==> flow/design.v (excerpt) <==
module gcd (
    input  logic        clk_i,
    input  logic        rst_i,
    input  logic        start_i,
    input  logic [31:0] a_i,
    input  logic [31:0] b_i,
    output logic        busy_o,
    output logic        valid_o,
    output logic [31:0] result_o
);
Settings: LEC_CHECK=0, ABC_AREA=0, CAP_MARGIN=20, CELL_PAD_IN_SITES_DETAIL_PLACEMENT=0, CELL_PAD_IN_SITES_GLOBAL_PLACEMENT=0, CORE_MARGIN=2, CORE_UTILIZATION=70, CTS_CLUSTER_DIAMETER=32, CTS_CLUSTER_SIZE=76, MIN_ROUTING_LAYER=met1, PLACE_DENSITY=0.65, SLEW_MARGIN=20, TNS_END_PERCENT=55; clock period 3.16 ns.
run.sh (not shown) runs the stock make flow with config.mk's settings and CLKGATE_MAP_FILE=.
The starting point ended with an error in 4_1_cts.
Edit:
- ABC_AREA: 0 -> not set
- CELL_PAD_IN_SITES_DETAIL_PLACEMENT: 0 -> not set
- CELL_PAD_IN_SITES_GLOBAL_PLACEMENT: 0 -> not set
- CORE_UTILIZATION: 70 -> 61
- CTS_CLUSTER_DIAMETER: 32 -> not set
- CTS_CLUSTER_SIZE: 76 -> not set
- MIN_ROUTING_LAYER: met1 -> not set
- PLACE_DENSITY: 0.65 -> 0.6
- TNS_END_PERCENT: 55 -> not set
- clock period: 3.16 -> 5.02 ns (I/O delays scaled with it)
Outcome:
- This time the run finished with timing, DRC and antenna clean
- area after synthesis stays the same
- synthesized cell count stays the same
- die size climbs by about a fifth
Edit:
- CORE_UTILIZATION: 61 -> 72
- CTS_CLUSTER_DIAMETER: not set -> 33
- PLACE_DENSITY: 0.6 -> not set
- PLACE_DENSITY_LB_ADDON: not set -> 0.29
- clock period: 5.02 -> 4.24 ns (I/O delays scaled with it)
Effect: The new run completed and failed the layout checks on setup timing. Hold slack barely changes. Die size went down by 15%. Utilization went up by 17 points. Global-route usage went up by 8.9 points. Design area went up by 6.0%. Routed wire length went up by 14%. Clock skew barely changes. Sequential share of layout area went down by 1.4 points. First-iteration DRC count went up by 100%. Critical path depth went down by 2.
Edit:
- CORE_UTILIZATION: 72 -> 64
- CTS_CLUSTER_DIAMETER: 33 -> not set
- PLACE_DENSITY_LB_ADDON: 0.29 -> not set
- clock period: 4.24 -> 4.26 ns (I/O delays scaled with it)
What happened: The new run reached the layout checks and failed them: setup timing; global-route usage drops by 7.0 points; die area rises by 12%; final area stays flat; core utilization falls by 8.8 points; hold slack loses 0.0054 ns.
Edit:
- ABC_AREA: not set -> 1
- CORE_UTILIZATION: 64 -> 72
- CTS_CLUSTER_DIAMETER: not set -> 372
- CTS_CLUSTER_SIZE: not set -> 100
- PLACE_DENSITY: not set -> 0.37
- TNS_END_PERCENT: not set -> 10
- clock period: 4.26 -> 4.04 ns (I/O delays scaled with it)
After rerunning: The changed run went through all stages and came out clean; global-route usage goes up by 9.4 points; design area increases by 0.32%; critical path depth is higher by 5; wire length climbs by 9.9%; worst hold slack got worse by 0.0072 ns; sequential cell count stays the same.

gcd again, from the RTL that the note above started with.
==> flow/design.v (excerpt) <==
module gcd (
    input  logic        clk_i,
    input  logic        rst_i,
    input  logic        start_i,
    input  logic [31:0] a_i,
    input  logic [31:0] b_i,
    output logic        busy_o,
    output logic        valid_o,
    output logic [31:0] result_o
);
    logic [31:0] a, a_nxt;
    logic [31:0] b, b_nxt;
    logic [5:0]  k, k_nxt;           
    logic [31:0] result, result_nxt;
    typedef enum logic [3:0] {
        IDLE       = 4'b0000,
        LOAD       = 4'b0001,
        CHK_ZERO   = 4'b0010,
        FACTOR2    = 4'b0011,
        STRIP_A    = 4'b0100,
        STRIP_B    = 4'b0101,
        CMP        = 4'b0110,
        SUB        = 4'b0111,
        DONE       = 4'b1000
    } state_t;
    state_t state, state_nxt;
    logic a_is_zero, b_is_zero;
    logic both_even, a_even, b_even;
    logic a_gt_b;
    logic b_will_be_zero;           
    assign a_is_zero = (a == 0);
    assign b_is_zero = (b == 0);
    assign both_even = (a[0] == 0) && (b[0] == 0);
    assign a_even    = (a[0] == 0);
    assign b_even    = (b[0] == 0);
    assign a_gt_b    = (a > b);
    logic load_inputs, inc_k, shift_a, shift_b, swap, set_res;
    always_comb begin
        state_nxt   = state;
        load_inputs = 1'b0;
        inc_k       = 1'b0;
        shift_a     = 1'b0;
        shift_b     = 1'b0;
        swap        = 1'b0;
        set_res     = 1'b0;
        a_nxt      = a;
        b_nxt      = b;
        k_nxt      = k;
        result_nxt = result;
        b_will_be_zero = 1'b0;
        case (state)
            IDLE: begin
                if (start_i) begin
                    load_inputs = 1'b1;           
                    state_nxt   = LOAD;
                end
            end
            LOAD: begin
  ...
Settings: LEC_CHECK=0, ABC_AREA=1, CAP_MARGIN=20, CELL_PAD_IN_SITES_DETAIL_PLACEMENT=0, CELL_PAD_IN_SITES_GLOBAL_PLACEMENT=0, CORE_MARGIN=3, CORE_UTILIZATION=70, CTS_CLUSTER_DIAMETER=32, CTS_CLUSTER_SIZE=76, MIN_ROUTING_LAYER=met1, PLACE_DENSITY_LB_ADDON=0.01, SLEW_MARGIN=20, TNS_END_PERCENT=55; clock period 3.16 ns.
The first run produced a layout that fails on negative setup slack.
Next try:
==> flow/config.mk (replaced) <==
export PLATFORM = sky130hd
export DESIGN_NAME = gcd
export DESIGN_NICKNAME = gcd
export VERILOG_FILES = /design/flow/design.v
export SDC_FILE = /design/flow/constraint.sdc
export NUM_CORES = 4
export LEC_CHECK = 0
export ABC_AREA = 0
export CAP_MARGIN = 20
export CELL_PAD_IN_SITES_DETAIL_PLACEMENT = 0
export CELL_PAD_IN_SITES_GLOBAL_PLACEMENT = 3
export CORE_ASPECT_RATIO = 0.5
export CORE_MARGIN = 8
export CORE_UTILIZATION = 32
export CTS_CLUSTER_DIAMETER = 309
export CTS_CLUSTER_SIZE = 98
export MIN_ROUTING_LAYER = met1
export PLACE_DENSITY_LB_ADDON = 0.01
export SLEW_MARGIN = 20
export TNS_END_PERCENT = 55
==> flow/constraint.sdc (replaced) <==
create_clock -name core_clock -period 8.45 [get_ports {clk_i}]
set_input_delay 1.6900 -clock core_clock [delete_from_list [all_inputs] [get_ports {clk_i}]]
set_output_delay 1.6900 -clock core_clock [all_outputs]
set_load 0.01 [all_outputs]
Now the flow completed without violations.
Wire length rises by 0.51%.
Clock skew hardly moves.
Global-route usage falls by 24 points.
Utilization falls by 50 points.
Worst hold slack hardly moves.
Synthesized area falls by 7.4%.
Worst setup slack improves by 3400 ps.
Die size rises by 120%.

run 1:
Starting RTL as in the previous note.
==> flow/config.mk <==
export PLATFORM = sky130hd
export DESIGN_NAME = gcd
export DESIGN_NICKNAME = gcd
export VERILOG_FILES = /design/flow/design.v
export SDC_FILE = /design/flow/constraint.sdc
export NUM_CORES = 4
export LEC_CHECK = 0
export ABC_AREA = 1
export CAP_MARGIN = 10
export CELL_PAD_IN_SITES_DETAIL_PLACEMENT = 1
export CORE_MARGIN = 2
export CORE_UTILIZATION = 58
export GPL_TIMING_DRIVEN = 0
export SETUP_SLACK_MARGIN = 1.22
export SLEW_MARGIN = 20
export TNS_END_PERCENT = 45
==> flow/constraint.sdc <==
create_clock -name core_clock -period 5.26 [get_ports {clk_i}]
set_input_delay 1.0520 -clock core_clock [delete_from_list [all_inputs] [get_ports {clk_i}]]
set_output_delay 1.0520 -clock core_clock [all_outputs]
set_load 0.01 [all_outputs]
Run 1: it failed during detailed placement (3_5_place_dp), and the tool reported DPL-0033.
#### Input delta (run 2 over run 1)
- SETUP_SLACK_MARGIN no longer set, was 1.22
- TNS_END_PERCENT no longer set, was 45
- ABC_AREA no longer set, was 1
- GPL_TIMING_DRIVEN no longer set, was 0
- CORE_UTILIZATION now 64, was 58
- CAP_MARGIN now 20, was 10
- CELL_PAD_IN_SITES_DETAIL_PLACEMENT no longer set, was 1
- the clock period (ns, I/O delays scaled along) now 4.16, was 5.26
==> results <==
Every stage of run 2 finished as expected; the final checks, on the other hand, flagged negative setup slack, which means the layout fails.
Share of the yosys chip area belonging to registers was higher in the run labelled run 2.
Comparing run 2 and run 1, the higher mux contribution to synthesized area was measured on run 2.
Run 1 has a higher overall die area than run 2.
Setup changes, run 2 to run 3
- CTS_CLUSTER_SIZE newly set to 35
- CTS_CLUSTER_DIAMETER newly set to 30
- SETUP_SLACK_MARGIN newly set to 0.55
- PLACE_DENSITY_LB_ADDON newly set to 0.28
- CORE_UTILIZATION changed from 64 to 72
- the clock period (ns, I/O delays scaled along) changed from 4.16 to 4.26
==> comparison <==
Run 3 has completed all stages; timing, DRC and antenna checks passed.
Run 2 finished all stages; however, its layout fails the closing checks, the failures being negative setup slack.
Run 3 vs run 2, endpoint of the worst setup timing path: result[22] vs result[8]
Run 3 against run 2: top achievable clock speed has increased; vertical extent of the die has decreased.
Compared with run 2, run 3 shows a lower count of endpoints failing setup in the final report.
## Diff of input files: run 4 against run 3
- SETUP_SLACK_MARGIN changed from 0.55 to 1.1
- CTS_CLUSTER_SIZE changed from 35 to 36
- PLACE_DENSITY_LB_ADDON changed from 0.28 to 0.26
- CTS_CLUSTER_DIAMETER changed from 30 to 26
- the clock period (ns, I/O delays scaled along) changed from 4.26 to 3.96
Results
Status: run 4 FAILED at global routing (5_1_grt) (tool error). Reported for run 4 and run 3, largest buffer count on any clock path turned out identical to the last digit. Last weighted congestion value of the routability-driven placer (run 4 vs. run 3) increases slightly. In run 4, the area after detailed placement came out about 2.2% above the value in run 3. The synthesis area per yosys on run 3 is in line with that on run 4. Run 4 -> run 3: number of clock sinks delta 0, exact match. Run 4 reports a higher number of cells after detailed placement than run 3 does. Run 4 and run 3 ended up with nearly the same detailed placement HPWL.
## Diff of input files: run 5 against run 4
- TNS_END_PERCENT newly set to 15
- CTS_CLUSTER_SIZE removed (was 36)
- PLACE_DENSITY newly set to 0.37
- ABC_AREA newly set to 1
- SETUP_SLACK_MARGIN removed (was 1.1)
- PLACE_DENSITY_LB_ADDON removed (was 0.26)
- CTS_CLUSTER_DIAMETER removed (was 26)
- CORE_UTILIZATION changed from 72 to 68
- the clock period (ns, I/O delays scaled along) changed from 3.96 to 3.04
--- outcome ---
Compared with run 4, run 5 shows a lower sequential cell area fraction in the yosys report.
As for a clean layout from run 5 and run 4, there is none.
The flow completed for run 5, but it is not clean: the layout still shows negative setup slack.
Run 4: GRT-0116 in global routing (5_1_grt) -> run aborted
Total die size ended up about 14% higher on run 5 than on run 4.
Compared to run 4, run 5 has count of placed standard cells including taps 36% higher.
Run 4 has higher post-synthesis compound-gate area fraction than run 5.

gcd again, from the RTL that the note above started with.
Settings: LEC_CHECK=0, ABC_AREA=0, CAP_MARGIN=20, CELL_PAD_IN_SITES_DETAIL_PLACEMENT=0, CELL_PAD_IN_SITES_GLOBAL_PLACEMENT=3, CORE_MARGIN=3, CORE_UTILIZATION=69, GPL_ROUTABILITY_DRIVEN=1, GPL_TIMING_DRIVEN=0, MAX_ROUTING_LAYER=met4, PLACE_DENSITY=0.6, SETUP_SLACK_MARGIN=0.57, SLEW_MARGIN=40, TNS_END_PERCENT=15; clock period 6.0 ns.
The first run never finished: it broke off in 3_1_place_gp_skip_io.
Edit:
==> flow/config.mk (replaced) <==
export PLATFORM = sky130hd
export DESIGN_NAME = gcd
export DESIGN_NICKNAME = gcd
export VERILOG_FILES = /design/flow/design.v
export SDC_FILE = /design/flow/constraint.sdc
export NUM_CORES = 4
export LEC_CHECK = 0
export CAP_MARGIN = 20
export CORE_MARGIN = 2
export CORE_UTILIZATION = 40
export PLACE_DENSITY = 0.6
export SLEW_MARGIN = 20
==> flow/constraint.sdc (replaced) <==
create_clock -name core_clock -period 7.39 [get_ports {clk_i}]
set_input_delay 1.4780 -clock core_clock [delete_from_list [all_inputs] [get_ports {clk_i}]]
set_output_delay 1.4780 -clock core_clock [all_outputs]
set_load 0.01 [all_outputs]
With this change the flow finished with timing, DRC and antenna clean.
Synthesized area does not change.
Die area rose by well over a third.
Synthesized cell count does not change.
Edit:
==> flow/constraint.sdc (replaced) <==
create_clock -name core_clock -period 5.02 [get_ports {clk_i}]
set_input_delay 1.0040 -clock core_clock [delete_from_list [all_inputs] [get_ports {clk_i}]]
set_output_delay 1.0040 -clock core_clock [all_outputs]
set_load 0.01 [all_outputs]
Final area grows by 3.5%.
Synthesized area does not change.
Register-to-register slack gets worse by 2.1 ns.

gcd again, from the RTL that the note above started with.
make LEC_CHECK=0 ABC_AREA=0 CAP_MARGIN=30 CELL_PAD_IN_SITES_DETAIL_PLACEMENT=2 CELL_PAD_IN_SITES_GLOBAL_PLACEMENT=2 CORE_ASPECT_RATIO=1.06 CORE_MARGIN=8 CORE_UTILIZATION=33 CTS_CLUSTER_SIZE=76 GPL_TIMING_DRIVEN=1 MAX_ROUTING_LAYER=met5 MIN_ROUTING_LAYER=met1 PLACE_DENSITY_LB_ADDON=0.01 SETUP_SLACK_MARGIN=0.6 SLEW_MARGIN=10 TNS_END_PERCENT=5 finish   # period 2.89 ns
The baseline finished with negative setup slack left.
Next try:
==> flow/config.mk (replaced) <==
export PLATFORM = sky130hd
export DESIGN_NAME = gcd
export DESIGN_NICKNAME = gcd
export VERILOG_FILES = /design/flow/design.v
export SDC_FILE = /design/flow/constraint.sdc
export NUM_CORES = 4
export LEC_CHECK = 0
export ABC_AREA = 0
export CAP_MARGIN = 0
export CELL_PAD_IN_SITES_DETAIL_PLACEMENT = 0
export CELL_PAD_IN_SITES_GLOBAL_PLACEMENT = 0
export CORE_ASPECT_RATIO = 0.5
export CORE_MARGIN = 8
export CORE_UTILIZATION = 32
export CTS_CLUSTER_DIAMETER = 309
export CTS_CLUSTER_SIZE = 98
export MIN_ROUTING_LAYER = met1
export PLACE_DENSITY_LB_ADDON = 0.01
export SLEW_MARGIN = 20
export TNS_END_PERCENT = 5
==> flow/constraint.sdc (replaced) <==
create_clock -name core_clock -period 8.45 [get_ports {clk_i}]
set_input_delay 1.6900 -clock core_clock [delete_from_list [all_inputs] [get_ports {clk_i}]]
set_output_delay 1.6900 -clock core_clock [all_outputs]
set_load 0.01 [all_outputs]
Now the flow finished clean; via count fell by about 11%; utilization goes down by 8.3 points; routed wire length came out lower by about 12%; synthesized area is unchanged; hold slack got worse by 0.0038 ns; non-clock buffer count falls by 245; register-to-register slack gains 4.6 ns; global-route usage shrinks by 4.8 points; setup slack improves by 4.6 ns; final area decreases by 17%.
Next try:
==> flow/config.mk (replaced) <==
export PLATFORM = sky130hd
export DESIGN_NAME = gcd
export DESIGN_NICKNAME = gcd
export VERILOG_FILES = /design/flow/design.v
export SDC_FILE = /design/flow/constraint.sdc
export NUM_CORES = 4
export LEC_CHECK = 0
export ABC_AREA = 1
export CAP_MARGIN = 20
export CELL_PAD_IN_SITES_DETAIL_PLACEMENT = 0
export CELL_PAD_IN_SITES_GLOBAL_PLACEMENT = 0
export CORE_MARGIN = 2
export CORE_UTILIZATION = 70
export CTS_CLUSTER_DIAMETER = 26
export CTS_CLUSTER_SIZE = 76
export MIN_ROUTING_LAYER = met1
export PLACE_DENSITY_LB_ADDON = 0.01
export SETUP_SLACK_MARGIN = -0.19
export SLEW_MARGIN = 20
export TNS_END_PERCENT = 55
==> flow/constraint.sdc (replaced) <==
create_clock -name core_clock -period 3.18 [get_ports {clk_i}]
set_input_delay 0.6360 -clock core_clock [delete_from_list [all_inputs] [get_ports {clk_i}]]
set_output_delay 0.6360 -clock core_clock [all_outputs]
set_load 0.01 [all_outputs]
With this change the flow finished but failed the layout checks on negative setup slack.
Register-to-register slack loses 3.3 ns.
Design area climbs by 8.7%.
Count of clock-buffer cells in the layout came out higher by 1.
First-iteration DRC count rises to 2.9 times its value.
Die area falls by 56%.
Cell count increases by 22%.
Hold slack is worse by 0.011 ns.
Flip-flop count stays the same.
Core utilization went up by 45 points.
Next try:
--- a/flow/config.mk
+++ b/flow/config.mk
@@ -6,5 +6,5 @@
 export NUM_CORES = 4
 export LEC_CHECK = 0
-export ABC_AREA = 1
+export ABC_AREA = 0
 export CAP_MARGIN = 20
 export CELL_PAD_IN_SITES_DETAIL_PLACEMENT = 0
@@ -15,6 +15,6 @@
 export CTS_CLUSTER_SIZE = 76
 export MIN_ROUTING_LAYER = met1
-export PLACE_DENSITY_LB_ADDON = 0.01
-export SETUP_SLACK_MARGIN = -0.19
+export PLACE_DENSITY = 0.35
+export SETUP_SLACK_MARGIN = 0.47
 export SLEW_MARGIN = 20
 export TNS_END_PERCENT = 55
Now the flow never finished: it broke off in global routing.
Die area falls by 7.2%.
Area after synthesis falls by about 7%.
Synthesized cell count falls by about 30%.
Next try:
--- a/flow/config.mk
+++ b/flow/config.mk
@@ -11,10 +11,9 @@
 export CELL_PAD_IN_SITES_GLOBAL_PLACEMENT = 0
 export CORE_MARGIN = 2
-export CORE_UTILIZATION = 70
-export CTS_CLUSTER_DIAMETER = 26
+export CORE_UTILIZATION = 72
+export CTS_CLUSTER_DIAMETER = 32
 export CTS_CLUSTER_SIZE = 76
 export MIN_ROUTING_LAYER = met1
-export PLACE_DENSITY = 0.35
-export SETUP_SLACK_MARGIN = 0.47
+export PLACE_DENSITY_LB_ADDON = 0.01
 export SLEW_MARGIN = 20
 export TNS_END_PERCENT = 55
==> flow/constraint.sdc (replaced) <==
create_clock -name core_clock -period 3.16 [get_ports {clk_i}]
set_input_delay 0.6320 -clock core_clock [delete_from_list [all_inputs] [get_ports {clk_i}]]
set_output_delay 0.6320 -clock core_clock [all_outputs]
set_load 0.01 [all_outputs]
This time the run died in clock tree synthesis (DPL-0038); synthesized area stays the same; die area went down by about 2.7%; synthesized cell count stays the same.
Next try:
--- a/flow/config.mk
+++ b/flow/config.mk
@@ -11,9 +11,10 @@
 export CELL_PAD_IN_SITES_GLOBAL_PLACEMENT = 0
 export CORE_MARGIN = 2
-export CORE_UTILIZATION = 72
-export CTS_CLUSTER_DIAMETER = 32
+export CORE_UTILIZATION = 70
+export CTS_CLUSTER_DIAMETER = 26
 export CTS_CLUSTER_SIZE = 76
 export MIN_ROUTING_LAYER = met1
-export PLACE_DENSITY_LB_ADDON = 0.01
+export PLACE_DENSITY = 0.64
+export SETUP_SLACK_MARGIN = 0.47
 export SLEW_MARGIN = 20
 export TNS_END_PERCENT = 55
==> flow/constraint.sdc (replaced) <==
create_clock -name core_clock -period 3.18 [get_ports {clk_i}]
set_input_delay 0.6360 -clock core_clock [delete_from_list [all_inputs] [get_ports {clk_i}]]
set_output_delay 0.6360 -clock core_clock [all_outputs]
set_load 0.01 [all_outputs]
Effect: This time the run failed in global routing with GRT-0116. Synthesized cell count is unchanged. Die area went up by about 2.8%. Synthesized area is unchanged.
